Design neuron_intra_Nbits, start of the top module:
module neuron_intra_Nbits #(
    parameter N = 16,
    parameter N_INPUTS = 16,
    parameter LOG_N_INPUTS = 4  
) (
    input  wire                         clk,
    input  wire                         rst,
    input  wire                         en,
    input  wire signed [N*N_INPUTS-1:0] W,     
    input  wire signed [N*N_INPUTS-1:0] X_N,   
    output reg signed [         N-1:0] Out
);
  wire signed [2*N*N_INPUTS-1:0] prod;
  wire signed [         N-1:0] act_out;
  genvar i;
  generate
    for (i = 0; i < N_INPUTS; i = i + 1) begin : mults
      wire signed [N-1:0] Wi;
      wire signed [N-1:0] Xi;
      assign Wi = W[i*N+:N];
      assign Xi = X_N[i*N+:N];
      assign prod[i*2*N+:2*N] = Wi * Xi;
    end
  endgenerate
  genvar j, k;
  generate
    for (j = 0; j < LOG_N_INPUTS; j = j + 1) begin : ADDER_TREE
      wire signed [2*N*(N_INPUTS >> (j+1))-1:0] sum_stage;
      if(j == 0) begin
        for (k = 0; k < (N_INPUTS >> (j+1)); k = k + 1) begin : STAGE0
          assign sum_stage[2*k*N+:2*N] = prod[2*k*2*N+:2*N] + prod[(2*k+1)*2*N+:2*N];
        end
      end else begin
        for (k = 0; k < (N_INPUTS >> (j+1)); k = k + 1) begin : STAGEJ
          assign sum_stage[2*k*N+:2*N] = ADDER_TREE[j-1].sum_stage[2*k*2*N+:2*N] + ADDER_TREE[j-1].sum_stage[(2*k+1)*2*N+:2*N];
        end
      end
    end
    wire signed [2*N-1:0] sum_all;
    assign sum_all = ADDER_TREE[LOG_N_INPUTS-1].sum_stage;
  endgenerate
  reg signed [2*N-1:0] acc;
  always @(posedge clk or posedge rst) begin
    if (rst) begin
		acc <= 0;
		Out <= 0;
	 end
    else if (en) begin
		acc <= sum_all;
		Out <= act_out;
  ...
clock: 7.55 ns
lec_check: 0
abc_area: 0
cap_margin: 10
core_margin: 2
core_utilization: 72
cts_cluster_diameter: 400
setup_slack_margin: -0.5
slew_margin: 20
tns_end_percent: 10
run.sh (not shown) runs the stock make flow with config.mk's settings and CLKGATE_MAP_FILE=.
The first run finished with negative setup slack left.
Rerun with:
--- a/flow/config.mk
+++ b/flow/config.mk
@@ -7,3 +7,3 @@
 export LEC_CHECK = 0
-export ABC_AREA = 0
+export ABC_AREA = 1
 export CAP_MARGIN = 10
@@ -11,4 +11,3 @@
 export CORE_UTILIZATION = 72
-export CTS_CLUSTER_DIAMETER = 400
-export SETUP_SLACK_MARGIN = -0.5
+export SETUP_SLACK_MARGIN = 1.42
 export SLEW_MARGIN = 20
Result: The changed run produced a layout that fails on negative setup slack. Worst hold slack is worse by 0.017 ns. Fmax goes up by 5.6%. Final area is higher by 3.9%. Global-route usage is lower by 2.3 points. Synthesized area grows by 2.9%. Clock-buffer cell count does not change. Via count goes up by 7.1%.
Rerun with:
--- a/flow/config.mk
+++ b/flow/config.mk
@@ -7,8 +7,7 @@
 export LEC_CHECK = 0
-export ABC_AREA = 1
-export CAP_MARGIN = 10
+export CAP_MARGIN = 15
 export CORE_MARGIN = 2
 export CORE_UTILIZATION = 72
-export SETUP_SLACK_MARGIN = 1.42
+export MAX_ROUTING_LAYER = met4
+export SETUP_SLACK_MARGIN = -0.74
 export SLEW_MARGIN = 20
-export TNS_END_PERCENT = 10
==> flow/constraint.sdc (replaced) <==
create_clock -name core_clock -period 11.1 [get_ports {clk}]
set_input_delay 2.2200 -clock core_clock [delete_from_list [all_inputs] [get_ports {clk}]]
set_output_delay 2.2200 -clock core_clock [all_outputs]
set_load 0.01 [all_outputs]
What happened:
- The new run completed and failed the layout checks on negative setup slack
- setup slack improved by 2.5 ns
- die area went down by 2.8%


== JK ==
Starting RTL as in the previous note.
==> flow/design.v (excerpt) <==
module neuron_intra_Nbits #(
    parameter N = 16,
    parameter N_INPUTS = 16,
    parameter LOG_N_INPUTS = 4  
) (
    input  wire                         clk,
    input  wire                         rst,
    input  wire                         en,
    input  wire signed [N*N_INPUTS-1:0] W,     
    input  wire signed [N*N_INPUTS-1:0] X_N,   
    output reg signed [         N-1:0] Out
);
  wire signed [2*N*N_INPUTS-1:0] prod;
  wire signed [         N-1:0] act_out;
  genvar i;
  generate
    for (i = 0; i < N_INPUTS; i = i + 1) begin : mults
      wire signed [N-1:0] Wi;
      wire signed [N-1:0] Xi;
      assign Wi = W[i*N+:N];
      assign Xi = X_N[i*N+:N];
      assign prod[i*2*N+:2*N] = Wi * Xi;
    end
  endgenerate
  genvar j, k;
  generate
    for (j = 0; j < LOG_N_INPUTS; j = j + 1) begin : ADDER_TREE
      wire signed [2*N*(N_INPUTS >> (j+1))-1:0] sum_stage;
      if(j == 0) begin
        for (k = 0; k < (N_INPUTS >> (j+1)); k = k + 1) begin : STAGE0
          assign sum_stage[2*k*N+:2*N] = prod[2*k*2*N+:2*N] + prod[(2*k+1)*2*N+:2*N];
        end
      end else begin
        for (k = 0; k < (N_INPUTS >> (j+1)); k = k + 1) begin : STAGEJ
          assign sum_stage[2*k*N+:2*N] = ADDER_TREE[j-1].sum_stage[2*k*2*N+:2*N] + ADDER_TREE[j-1].sum_stage[(2*k+1)*2*N+:2*N];
        end
      end
    end
    wire signed [2*N-1:0] sum_all;
    assign sum_all = ADDER_TREE[LOG_N_INPUTS-1].sum_stage;
  endgenerate
  ...
export LEC_CHECK = 0
export ABC_AREA = 0
export CAP_MARGIN = 10
export CORE_MARGIN = 2
export CORE_UTILIZATION = 72
export SETUP_SLACK_MARGIN = 2.22
export SLEW_MARGIN = 20
export TNS_END_PERCENT = 10
create_clock -name core_clock -period 7.39 [get_ports {clk}]
JK finished every stage; the final checks, however, were not passed, the failures being setup timing.
--- input diff JK..MS ---
# JK
export LEC_CHECK = 0
export ABC_AREA = 0
export CAP_MARGIN = 10
export CORE_MARGIN = 2
export CORE_UTILIZATION = 72
export SETUP_SLACK_MARGIN = 2.22
export SLEW_MARGIN = 20
export TNS_END_PERCENT = 10
create_clock -name core_clock -period 7.39 [get_ports {clk}]
# MS
export LEC_CHECK = 0
export CAP_MARGIN = 20
export CORE_MARGIN = 2
export CORE_UTILIZATION = 57
export SLEW_MARGIN = 20
create_clock -name core_clock -period 11.0 [get_ports {clk}]
## What came out
Not one of JK and MS finished clean. Status MS: flow complete, layout not clean - setup timing. The run showing the smaller global-route usage is MS. Going from JK to MS, filler cell count rose 9681, transition at the pin with the smallest max-transition slack increased 0.14 ns, via count dropped 3918. In terms of clock buffer and inverter area fraction after layout, MS and JK differ only marginally. | estimated wirelength of the detail-placed design | lower: JK |. Diff MS and JK: global-route track usage on met3 lower in MS. MS: met2 layer usage reported by global route is 11 points lower than what JK reported. Sort MS and JK by instance count on the critical path asc -> top: MS.
What AL does differently from MS at the input level:
# MS
export LEC_CHECK = 0
export CAP_MARGIN = 20
export CORE_MARGIN = 2
export CORE_UTILIZATION = 57
export SLEW_MARGIN = 20
create_clock -name core_clock -period 11.0 [get_ports {clk}]
# AL
export LEC_CHECK = 0
export CAP_MARGIN = 20
export CORE_MARGIN = 2
export CORE_UTILIZATION = 70
export SLEW_MARGIN = 20
create_clock -name core_clock -period 13.3 [get_ports {clk}]
Results
- AL: done, clean on timing, DRC and antenna
- MS finished all stages; however, its layout fails the closing checks, the failures being setup timing.
- In the tables for AL and MS, worst-skew pair later-pin latency reads higher with MS.
- Diff MS..AL | register share of the cell area | negligible
- For clock network area share, MS and AL come out practically identical.
- Diff AL..MS | sequential cell count | unchanged
- Of AL and MS, MS shows the lower overall global routing resource usage, with AL above it.
- Routed wire length: AL vs MS down 6.2%
- Taking MS as the reference, in AL combinational gate area lower, cell count dropped 2041.
- When AL is set beside MS, its fraction of the cycle the final worst path needs turns out to be 11 points smaller.
Relative to AL, the following input files were edited for TR:
# AL
export LEC_CHECK = 0
export CAP_MARGIN = 20
export CORE_MARGIN = 2
export CORE_UTILIZATION = 70
export SLEW_MARGIN = 20
create_clock -name core_clock -period 13.3 [get_ports {clk}]
# TR
export LEC_CHECK = 0
export CAP_MARGIN = 20
export CORE_MARGIN = 2
export CORE_UTILIZATION = 57
export SETUP_SLACK_MARGIN = 2.89
export SLEW_MARGIN = 20
create_clock -name core_clock -period 11.0 [get_ports {clk}]
The flow for TR finished, though final verification flagged setup timing.
AL completed; timing, DRC and antenna clean
Relative to AL, the vertical extent of the die of TR is higher by about 11%.
[compare] base=AL new=TR: final instance area went up, wire length went up, iteration count of the initial detailed-routing pass went down.
Measured against AL, the critical path depth of TR comes out at 0.943 times the reference value.
Setup changes, TR to PW
# TR
export LEC_CHECK = 0
export CAP_MARGIN = 20
export CORE_MARGIN = 2
export CORE_UTILIZATION = 57
export SETUP_SLACK_MARGIN = 2.89
export SLEW_MARGIN = 20
create_clock -name core_clock -period 11.0 [get_ports {clk}]
# PW
export LEC_CHECK = 0
export CAP_MARGIN = 40
export CORE_MARGIN = 2
export CORE_UTILIZATION = 72
export SETUP_SLACK_MARGIN = -0.05
export SLEW_MARGIN = 20
create_clock -name core_clock -period 9.16 [get_ports {clk}]
PW: it failed with a tool error in 5_1_grt, so there are no final results.
TR finished all stages; layout check result: FAIL, due to setup timing.
Post-synthesis instance total came out exactly the same in TR and PW.
Compared with TR, PW shows a lower cell count after placement.
Re placed instance area: TR was higher than PW.
Diff TR -> PW | fraction of the core area occupied by cells at floorplan | increase of 15 points
Number of placement rows (lower): PW
Detailed placer's ending HPWL was lower in the run labelled PW.
In the reports for TR and PW, the larger placer congestion estimate belongs to PW.
Between PW and TR, it is PW whose die boundary height is lower, by 11%.
On overall die area, PW does better than TR.
On standard cell core area: PW sits below TR.
Taking PW over TR, the count of buffers added by post-CTS timing repair for setup ratio works out to 0.902.


neuron_intra_Nbits again, from the RTL that the note above started with.
Settings: LEC_CHECK=0, CAP_MARGIN=15, CELL_PAD_IN_SITES_DETAIL_PLACEMENT=0, CELL_PAD_IN_SITES_GLOBAL_PLACEMENT=0, CORE_MARGIN=2, CORE_UTILIZATION=72, GPL_ROUTABILITY_DRIVEN=1, MAX_ROUTING_LAYER=met5, SETUP_SLACK_MARGIN=-0.58, SLEW_MARGIN=20; clock period 9.61 ns.
The starting point finished but failed the layout checks on setup timing.
Rerun with:
ABC_AREA = 1   (was default)
CAP_MARGIN = 20   (was 15)
CELL_PAD_IN_SITES_GLOBAL_PLACEMENT = 1   (was 0)
CORE_UTILIZATION = 58   (was 72)
SETUP_SLACK_MARGIN = 1.73   (was -0.58)
clock period = 15.5 ns   (was 9.61 ns; I/O delays follow)
What happened: The changed run completed with no timing, DRC or antenna violations; die area goes up by 27%; synthesized area climbs by 2.9%; cell area shrinks by 5.6%; worst setup slack gets better by 4.3 ns.
